## ELA
module ELA(clk, rst, ready, in_data, data_rd, req, wen, addr, data_wr, done);
clock: 8.5 ns
lec_check: 0
cap_margin: 40
cell_pad_in_sites_detail_placement: 1
core_margin: 2
core_utilization: 40
max_routing_layer: met4
min_routing_layer: met2
setup_slack_margin: -0.37
slew_margin: 25
run.sh (not shown) runs the stock make flow with config.mk's settings and CLKGATE_MAP_FILE=.
The baseline finished but fails on setup timing.
Edit:
- CAP_MARGIN: 40 -> 20
- CELL_PAD_IN_SITES_DETAIL_PLACEMENT: 1 -> default
- MAX_ROUTING_LAYER: met4 -> default
- MIN_ROUTING_LAYER: met2 -> default
- SETUP_SLACK_MARGIN: -0.37 -> default
- SLEW_MARGIN: 25 -> 20
- clock period: 8.5 -> 8.28 ns (I/O delays scaled with it)
Now the flow passed the timing, design-rule and antenna checks.
Power is higher by 0.91%.
Sequential cell count does not change.
First-iteration DRC count is lower by 46%.
Clock skew stays flat.
Setup slack gains 0.38 ns.
Via count is lower by 23%.
Cell area barely changes.
Area after synthesis is unchanged.
Global-route usage is lower by 8.2 points.
Worst hold slack gains 0.0038 ns.
Critical path depth is higher by 1.
Edit:
- CAP_MARGIN: 20 -> 35
- TNS_END_PERCENT: default -> 40
- clock period: 8.28 -> 8.5 ns (I/O delays scaled with it)
What happened: The changed run finished with timing, DRC and antenna clean; clock skew stays flat; routed wire length came out lower by 1.7%; non-clock buffer count decreases by 18; cell area barely changes; die size stays the same; worst hold slack gets better by 0.0063 ns.
Edit:
- CAP_MARGIN: 35 -> 20
- CORE_UTILIZATION: 40 -> 72
- PLACE_DENSITY_LB_ADDON: default -> 0.0
- SETUP_SLACK_MARGIN: default -> 1.34
- TNS_END_PERCENT: 40 -> default
- clock period: 8.5 -> 4.6 ns (I/O delays scaled with it)
This time the run ended with an error in global routing (5_1_grt), error DPL-0033.
Synthesized cell count does not change.
Synthesized area is unchanged.
Die size drops by 44%.
Edit:
- SETUP_SLACK_MARGIN: 1.34 -> default
- clock period: 4.6 -> 7.22 ns (I/O delays scaled with it)
Now the flow reached the layout checks and failed them: setup timing; synthesized area is unchanged; die area stays the same; synthesized cell count stays the same.

* * *

Starting RTL as in the previous note.
Settings: LEC_CHECK=0, CAP_MARGIN=35, CORE_MARGIN=2, CORE_UTILIZATION=40, GPL_TIMING_DRIVEN=0, HOLD_SLACK_MARGIN=0.28, MIN_ROUTING_LAYER=met2, SLEW_MARGIN=20, TNS_END_PERCENT=40; clock period 8.5 ns.
Rerun with:
ABC_AREA = 1   (was not set)
CAP_MARGIN = 20   (was 35)
CORE_UTILIZATION = 68   (was 40)
GPL_TIMING_DRIVEN = not set   (was 0)
HOLD_SLACK_MARGIN = not set   (was 0.28)
MIN_ROUTING_LAYER = not set   (was met2)
TNS_END_PERCENT = not set   (was 40)
clock period = 7.2 ns   (was 8.5 ns; I/O delays follow)
Outcome: Utilization is higher by 31 points. Clock power is higher by about 20%. Worst hold slack improves by 0.013 ns.

* * *

Setup of yarrow:
ELA again, from the RTL that the note above started with.
clock: 4.68 ns
lec_check: 0
abc_area: 1
cap_margin: 20
cell_pad_in_sites_detail_placement: 2
cell_pad_in_sites_global_placement: 1
core_aspect_ratio: 1.78
core_margin: 2
core_utilization: 56
gpl_routability_driven: 0
gpl_timing_driven: 0
hold_slack_margin: 0.29
max_routing_layer: met4
place_density_lb_addon: 0.15
setup_slack_margin: 0.36
slew_margin: 20
Status(yarrow) = ERROR, stage = 3_5_place_dp
Changes in pepper relative to yarrow:
- a deleted GPL_ROUTABILITY_DRIVEN that had been 0
- a deleted CELL_PAD_IN_SITES_GLOBAL_PLACEMENT that had been 1
- a deleted CORE_ASPECT_RATIO that had been 1.78
- a deleted CELL_PAD_IN_SITES_DETAIL_PLACEMENT that had been 2
- a deleted MAX_ROUTING_LAYER that had been met4
- a deleted ABC_AREA that had been 1
- a deleted SETUP_SLACK_MARGIN that had been 0.36
- a deleted GPL_TIMING_DRIVEN that had been 0
- a change of CORE_UTILIZATION from 56 to 72
- a deleted HOLD_SLACK_MARGIN that had been 0.29
- a change of PLACE_DENSITY_LB_ADDON from 0.15 to 0.0
- a change of the clock period (ns, I/O delays scaled along) from 4.68 to 6.72
## What came out
- yarrow -> pepper: synthesized area flat
- Delta (pepper minus yarrow): number of cells produced by synthesis now sits lower, parity-gate share of the synthesized area counting xor and xnor cells now sits at about the same level, number of distinct library cells after synthesis now sits higher, die size now sits lower.
- For yarrow, the flow was terminated by a tool error in 3_5_place_dp and produced no final design.
- pepper: flow complete, layout not clean; failing: setup timing
The following lists how raven was set up differently from pepper:
- SETUP_SLACK_MARGIN: unset -> 1.18
- the clock period (ns, I/O delays scaled along): 6.72 -> 4.61
Notes after the runs:
- Sort pepper and raven by pre-CTS setup slack asc -> top: raven
- From pepper to raven the numbers moved as follows: die outline area held steady; area after synthesis held steady.
- Diff pepper -> raven: final weighted congestion in routability-driven placement dropped 1.9%, area share of fa/ha/maj cells after synthesis held, overall die width saw little to no change.
- raven is listed as incomplete: the tool reported an error in 5_1_grt and the run ended there.
- Between pepper and raven, the difference in average footprint of a synthesized cell is negligible.
- Against pepper, raven comes in 2.3% higher on number of cells after detailed placement.
Edits applied to the flow inputs when going from raven to maple:
- a deleted PLACE_DENSITY_LB_ADDON that had been 0.0
- a deleted SETUP_SLACK_MARGIN that had been 1.18
- a change of CORE_UTILIZATION from 72 to 40
- a change of the clock period (ns, I/O delays scaled along) from 4.61 to 8.5
Results
maple: full flow OK, the timing, design-rule and antenna checks passed
The count of placed standard cells including taps of maple is higher than that of raven.
Between maple and raven, the number of instances resized during post-cts repair is higher for raven.
Re total setup buffers inserted after CTS: maple is 46 down on raven.
Per the comparison of maple with raven, die width saw an increase, placer's final routability congestion estimate saw a decrease, setup slack after placement saw an increase.
As far as number of nets produced by synthesis goes, raven and maple are indistinguishable; the numbers are identical.
Looking at number of buffers created by CTS, maple sits below raven.
maple vs raven: die size up by more than half
## Diff of input files: lagoon against maple
- CORE_UTILIZATION: 40 -> 39
- the clock period (ns, I/O delays scaled along): 8.5 -> 11.1
==> comparison <==
On via count, lagoon and maple are neck and neck. The worst setup slack of lagoon is higher than that of maple. The power density of the placed cells of lagoon is lower than that of maple. lagoon vs. maple: number of non-clock buffers now smaller; total wire length now larger; register-to-register slack now larger; final non-filler cell total now larger. Clock network fraction of total power: lagoon and maple compared, higher one is lagoon. Compared with maple, lagoon shows post-route fraction of the period consumed by the critical path lower by 1.2 points. Sort lagoon and maple by initial antenna violation count desc -> top: lagoon. Relative to maple, number of buffers inserted during clock tree synthesis has gone up in lagoon.
No activity file was given, so power comes from the tool's default toggle rates.
